==> 03-21: inputs <==
Design ATCONV, start of the top module:
module  ATCONV(
	input		clk,
	input		reset,
	output 	    busy,	
	input		ready,	
	output reg	[11:0]	iaddr,
	input signed [12:0]	idata,
	output	reg 	cwr,
	output  reg	[11:0]	caddr_wr,
	output reg 	[12:0] 	cdata_wr,
	output	reg 	crd,
	output reg	[11:0] 	caddr_rd,
	input 	[12:0] 	cdata_rd,
	output reg 	csel
	);
	reg [2:0] cur_state, next_state;
	localparam IDLE = 3'd0;
	localparam READ_IMAGE = 3'd1;
	localparam WRITE_MEM0 = 3'd2;
	localparam READ_MEM0 = 3'd3;
	localparam WRITE_MEM1 = 3'd4;
	localparam FINISH = 3'd5;
	reg [5:0] col, row;
	reg [4:0] tempX_L0, tempY_L0;
	reg [3:0] cnt;
	wire [3:0] is_pad;
	assign is_pad[0] = (col < 6'd2);
	assign is_pad[1] = (col > 6'd61);
	assign is_pad[2] = (row < 6'd2);
	assign is_pad[3] = (row > 6'd61);
	assign busy = !(cur_state == FINISH || cur_state == IDLE);
    reg signed [12:0] kernal;
	reg signed [29:0] conv_sum;
	reg [12:0] max;
	always @(posedge clk or posedge reset) begin
		if(reset) cur_state <= IDLE; 
		else cur_state <= next_state;
	end
	always @(*) begin
		case(cur_state)
			IDLE: begin
				if(ready == 1'b1) next_state = READ_IMAGE;
				else next_state = IDLE;
			end
			READ_IMAGE: begin
				if(cnt == 4'd11) next_state = WRITE_MEM0;
				else next_state = READ_IMAGE;
			end
			WRITE_MEM0: begin
				if(row == 6'd63 && col == 6'd63) next_state = READ_MEM0;
				else next_state = READ_IMAGE;
			end
			READ_MEM0: begin
				if(cnt == 4'd5) next_state = WRITE_MEM1;
				else next_state = READ_MEM0;
			end
			WRITE_MEM1: begin
				if(row == 6'd62 && col == 6'd62) next_state = FINISH;
				else next_state = READ_MEM0;
			end
			FINISH: begin
				next_state = IDLE;
			end
			default: begin
				next_state = IDLE;
			end
		endcase
	end
	always @(posedge clk or posedge reset) begin
		if(reset) begin
			col <= 6'd0;
			row <= 6'd0;
			cnt <= 4'd0;
			tempX_L0 <= 5'd0;
			tempY_L0 <= 5'd0;
			csel <= 1'b0;
			cwr <= 1'b0;
			crd <= 1'b0;
			max <= 13'd0;
			iaddr <= 12'd0;
			caddr_rd <= 12'd0;
			caddr_wr <= 12'd0;
			cdata_wr <= 13'd0;
		end
		else begin
			case(cur_state)
				READ_IMAGE: begin
					case(cnt)
						4'd0: begin   
							case({is_pad[2], is_pad[0]})
								2'b00: iaddr <= {row-6'd2, col-6'd2};
								2'b01: iaddr <= {row-6'd2, 6'd0};
								2'b10: iaddr <= {6'd0, col-6'd2};
  ...
export LEC_CHECK = 0
export CAP_MARGIN = 20
export CORE_MARGIN = 2
export CORE_UTILIZATION = 72
export CTS_CLUSTER_SIZE = 60
export PLACE_DENSITY = 0.35
export SETUP_SLACK_MARGIN = 1.96
export SLEW_MARGIN = 20
create_clock -name core_clock -period 7.37 [get_ports {clk}]
run.sh (not shown) runs the stock make flow with config.mk's settings and CLKGATE_MAP_FILE=.
==> 06-27: changes against 03-21 <==
CORE_UTILIZATION = 54   (was 72)
CTS_CLUSTER_SIZE = default   (was 60)
PLACE_DENSITY = default   (was 0.35)
SETUP_SLACK_MARGIN = 1.55   (was 1.96)
==> flow/constraint.sdc (replaced) <==
create_clock -name core_clock -period 8.68 [get_ports {clk}]
set_input_delay 1.7360 -clock core_clock [delete_from_list [all_inputs] [get_ports {clk}]]
set_output_delay 1.7360 -clock core_clock [all_outputs]
set_load 0.01 [all_outputs]
==> 05-17: changes against 03-21 <==
CORE_UTILIZATION = 33   (was 72)
CTS_CLUSTER_SIZE = default   (was 60)
PLACE_DENSITY = default   (was 0.35)
SETUP_SLACK_MARGIN = default   (was 1.96)
==> flow/constraint.sdc (replaced) <==
create_clock -name core_clock -period 8.79 [get_ports {clk}]
set_input_delay 1.7580 -clock core_clock [delete_from_list [all_inputs] [get_ports {clk}]]
set_output_delay 1.7580 -clock core_clock [all_outputs]
set_load 0.01 [all_outputs]
==> 03-02: changes against 03-21 <==
SETUP_SLACK_MARGIN = 0.5   (was 1.96)
==> comparison table <==
Status: 03-02 complete, but fails checks; 06-27 no timing/DRC/antenna violations; 03-21 did not finish; 05-17 no timing/DRC/antenna violations
Last stage reached: 03-02 -; 06-27 -; 03-21 5_1_grt; 05-17 -
Layout check failures: 03-02 setup timing; 06-27 -; 03-21 -; 05-17 -
Hold path cells: 03-02 2; 06-27 2; 03-21 -; 05-17 2
Core Density at Floorplan: 03-02 73.5%; 06-27 55.2%; 03-21 73.5%; 05-17 33.6%
Std-Cell Rows: 03-02 46; 06-27 53; 03-21 46; 05-17 68
Placed wire-length estimate after detailed placement: 03-02 22800 um; 06-27 22100 um; 03-21 23500 um; 05-17 24300 um
Max-slew violation total from the final report: 03-02 0; 06-27 0; 03-21 -; 05-17 0
Share of cell area taken by multi-input logic gates: 03-02 58.0%; 06-27 59.8%; 03-21 -; 05-17 58.3%
Worst-case clock skew: 03-02 0.0213 ns; 06-27 0.0184 ns; 03-21 -; 05-17 0.0109 ns
Largest cell class: 03-02 combinational gates; 06-27 combinational gates; 03-21 -; 05-17 combinational gates
Tap cells: 03-02 216; 06-27 275; 03-21 -; 05-17 455
Clock tree from TritonCTS: 03-02 yes; 06-27 yes; 03-21 -; 05-17 yes
Setup slack at placement: 03-02 -0.561 ns; 06-27 0.307 ns; 03-21 -0.484 ns; 05-17 0.149 ns
WL met2: 03-02 20000 um; 06-27 15200 um; 03-21 -; 05-17 14600 um
Die Width: 03-02 131 um; 06-27 151 um; 03-21 131 um; 05-17 192 um
Final critical-path setup slack: 03-02 -1.66 ns; 06-27 1.50 ns; 03-21 -; 05-17 0.550 ns
Headroom to the max-slew limit: 03-02 9.10%; 06-27 36.1%; 03-21 -; 05-17 42.7%
Antenna viol nets, final: 03-02 0; 06-27 0; 03-21 -; 05-17 0
Final Wtd Congestion: 03-02 0.902; 06-27 0.877; 03-21 0.922; 05-17 0.886
Routed Wire Length: 03-02 50400 um; 06-27 30200 um; 03-21 -; 05-17 31000 um
Nature of the critical path endpoint: 03-02 register; 06-27 register; 03-21 -; 05-17 register
Crit. path cell count: 03-02 25; 06-27 28; 03-21 -; 05-17 26
